// minimax
module minimax(
   opt, move,
   grid, column_counts, player, sw, clk
);
export LEC_CHECK = 0
export CAP_MARGIN = 20
export CORE_MARGIN = 2
export CORE_UTILIZATION = 66
export MAX_ROUTING_LAYER = met4
export SETUP_SLACK_MARGIN = 1.38
export SLEW_MARGIN = 20
export TNS_END_PERCENT = 5
create_clock -name core_clock -period 8.22 [get_ports {clk}]
run.sh (not shown) runs the stock make flow with config.mk's settings and CLKGATE_MAP_FILE=.
The baseline died in 5_1_grt on GRT-0232.
Rerun with:
Settings changed: CORE_UTILIZATION 66 to 51, CTS_CLUSTER_SIZE set to 62, MAX_ROUTING_LAYER met4 to unset, SETUP_SLACK_MARGIN 1.38 to unset, TNS_END_PERCENT 5 to unset.
Clock period 8.22 ns to 8.56 ns, I/O delays scaled along.
Result: With this change the flow ran to the end with violations: setup timing. Synthesized cell count stays the same. Synthesized area does not change. Die area goes up by a quarter to a third.
Rerun with:
Settings changed: CORE_UTILIZATION 51 to 59, CTS_CLUSTER_SIZE 62 to unset, SETUP_SLACK_MARGIN set to 2.53.
Clock period 8.56 ns to 8.62 ns, I/O delays scaled along.
The changed run died in 5_1_grt, error GRT-0232.
Die area decreases by 13%.
Area after synthesis stays the same.
Synthesized cell count is unchanged.
Rerun with:
Settings changed: CORE_UTILIZATION 59 to 69, CTS_CLUSTER_SIZE set to 98, SETUP_SLACK_MARGIN 2.53 to unset.
Clock period 8.62 ns to 7.33 ns, I/O delays scaled along.
What happened: The new run ended with an error in 4_1_cts on DPL-0038; die size falls by about a fifth; area after synthesis stays the same; synthesized cell count does not change.


minimax again, from the RTL that the note above started with.
// minimax
module minimax(
   opt, move,
   grid, column_counts, player, sw, clk
);
input [83:0] grid;
input [20:0] column_counts;
input player;
input sw;
input clk;
output [6:0] opt;
output move;
reg [83:0] grid_copy;
reg [83:0] grid_copy_2;
reg aimoved;
reg opponentmoved;
reg [6:0] ai;
reg [6:0] opponent;
reg [2:0] index;
reg move_r;
assign move = move_r;
reg initial_score;
reg [6:0] count;  
reg [2:0] column;
reg [6:0] opt_r;
assign opt = opt_r;
wire [8:0] optscore;
reg [8:0] optscore_r;
assign optscore = optscore_r;
wire [8:0] score;
wire [8:0] curscore;
reg [8:0] curscore_r;
assign curscore = curscore_r;
score score_(
   .score (score),
   .grid (grid_copy_2), .ai (ai), .opponent (opponent), .clk (clk)
    );
always @(posedge clk)
begin
  if (player == 0 || !sw)
  begin
    count = 0;
    move_r = 0;
    optscore_r = 0;
    opt_r = 1;
	 curscore_r = 0;
  end
  else if (count == 105)
  begin
    if(curscore >= optscore && aimoved)
    begin
      opt_r = ai;
      optscore_r = curscore_r;
    end
    move_r = 1;
    count = (count + 1) % 128;
  end
  else if (count > 105)
  begin
    move_r = 0;
  end
  else if (count % 15 == 0)
  begin
    if(count == 0)
    begin
      optscore_r = 0;
    end
    else if(curscore >= optscore && aimoved)
    begin
      opt_r = ai;
      optscore_r = curscore_r;
  ...
clock: 9.23 ns
lec_check: 0
cap_margin: 20
core_margin: 9
core_utilization: 58
cts_cluster_size: 43
max_routing_layer: met4
min_routing_layer: met2
place_density: 0.68
setup_slack_margin: 0.35
slew_margin: 35
tns_end_percent: 90
The starting point failed in global routing (5_1_grt).
Rerun with:
- CORE_MARGIN: 9 -> 2
- CORE_UTILIZATION: 58 -> 40
- CTS_CLUSTER_SIZE: 43 -> not set
- MAX_ROUTING_LAYER: met4 -> not set
- MIN_ROUTING_LAYER: met2 -> not set
- PLACE_DENSITY: 0.68 -> not set
- SETUP_SLACK_MARGIN: 0.35 -> not set
- SLEW_MARGIN: 35 -> 20
- TNS_END_PERCENT: 90 -> not set
- clock period: 9.23 -> 14.1 ns (I/O delays scaled with it)
Now the flow passed the timing, design-rule and antenna checks.
Area after synthesis does not change.
Die area climbs by 28%.
Synthesized cell count does not change.
Rerun with:
- CORE_UTILIZATION: 40 -> 58
- SETUP_SLACK_MARGIN: not set -> -0.59
- clock period: 14.1 -> 10.6 ns (I/O delays scaled with it)
The changed run reached the layout checks and failed them: negative setup slack. Synthesized cell count stays the same. Clock-buffer cell count goes up by 3. Non-clock buffer count goes up by 422. Sequential share of layout area goes down by 2.1 points. Via count goes up by 13%. Worst setup slack got worse by 1100 ps. First-iteration DRC count goes up by 60%. Wire length goes up by 10%. Area after synthesis stays the same.


Setup of build 21:
minimax again, from the RTL that the note above started with.
Settings: LEC_CHECK=0, CAP_MARGIN=20, CORE_ASPECT_RATIO=0.5, CORE_MARGIN=2, CORE_UTILIZATION=72, CTS_CLUSTER_DIAMETER=398, CTS_CLUSTER_SIZE=98, MAX_ROUTING_LAYER=met4, PLACE_DENSITY=0.36, SETUP_SLACK_MARGIN=2.14, SLEW_MARGIN=20, TNS_END_PERCENT=10; clock period 7.26 ns.
Build 21 did not finish; a tool error ended it in detailed placement.
--- input diff build 21..build 19 ---
- clearing CTS_CLUSTER_SIZE, which used to be 98
- clearing CORE_ASPECT_RATIO, which used to be 0.5
- clearing PLACE_DENSITY, which used to be 0.36
- clearing SETUP_SLACK_MARGIN, which used to be 2.14
- swapping 72 for 65 in CORE_UTILIZATION
- clearing MAX_ROUTING_LAYER, which used to be met4
- clearing TNS_END_PERCENT, which used to be 10
- clearing CTS_CLUSTER_DIAMETER, which used to be 398
- swapping 7.26 for 10.7 in the clock period (ns, I/O delays scaled along)
## What came out
Every stage of the flow completed for build 19, and the final layout passed the timing, design-rule and antenna checks.
In the floorplan summary, build 19 is listed with a die area greater than that of build 21.
Summary — vertical die dimension, build 19 relative to build 21: higher, by about 50%.
Comparing build 19 and build 21, the higher global placement routability congestion was measured on build 21.
The inputs of build 3 differ from those of build 19 as listed below.
- CORE_UTILIZATION: 65 -> 58
- CTS_CLUSTER_SIZE: unset -> 62
- the clock period (ns, I/O delays scaled along): 10.7 -> 8.56
==> results <==
Of build 19 and build 3, the run reporting the lower quantity of gates resized following cts was build 19.
What ended build 3 was a tool error in global routing; the run never finished.
From build 19 to build 3, Yosys chip area did not move at all.
Die size for build 3 is higher than for build 19.
Diff build 19 -> build 3: standard cell core area shows an increase of 5100 um2, die extent in y shows an increase of 12 um.
Comparing total instance count after detailed placement for build 19 and build 3, the smaller number came from build 19.
The inputs of build 25 differ from those of build 3 as listed below.
- SETUP_SLACK_MARGIN newly set to -0.75
- CTS_CLUSTER_SIZE removed (was 62)
- the clock period (ns, I/O delays scaled along) changed from 8.56 to 8.63
==> comparison <==
Although build 25 finished all stages, its layout failed final checks on capacitance limit, slew limit, setup timing. The die footprint on build 25 is in line with that on build 3. Of build 3 and build 25, the higher total setup buffers inserted after CTS belongs to build 3. From build 25 to build 3, total number of H-tree levels did not move at all. Fraction of the mapped netlist area in simple logic gates came out exactly the same in build 3 and build 25. | global placer's final weighted congestion | build 25 vs build 3 | ≈ equal |.
Inputs modified between build 25 and build 85:
- changing CORE_UTILIZATION from 58 to 56
- removing SETUP_SLACK_MARGIN (formerly -0.75)
- changing the clock period (ns, I/O delays scaled along) from 8.63 to 6.0
### Flow results
Build 85 got as far as global routing, where a tool error ended the run.
From build 25 to build 85, post-synthesis chip area from yosys did not move at all.
Build 25 and build 85 ended up with nearly the same count of H-tree levels built during CTS.
From build 25 to build 85 the numbers moved as follows: chip height now larger, area fraction in full adders, half adders and majority gates comparable.
Input changes introduced in build 33 (baseline for comparison: build 85):
- swapping 56 for 66 in CORE_UTILIZATION
- putting MAX_ROUTING_LAYER at met4 where nothing was set
- swapping 6.0 for 7.73 in the clock period (ns, I/O delays scaled along)
Notes after the runs:
The log for build 33 ends in global routing with error GRT-0116, so the run never completed. As far as maximum root-to-sink buffer count goes, build 85 and build 33 are indistinguishable; the numbers are identical. Build 33 vs build 85 — HPWL after detailed placement dropped slightly. Reported for build 33 and build 85, post-synthesis xor/xnor area fraction turned out identical to the last digit. The placement row count of build 33 falls short of that of build 85 by 7. Taking build 85 as the reference, in build 33 pre-CTS setup slack picked up an extra 1.48 ns, area of the chip lost 15%, mean post-synth cell area neither gained nor lost much. Taking build 85 as 1.0, build 33 lands at 1.11 on routability-driven placement congestion ratio.
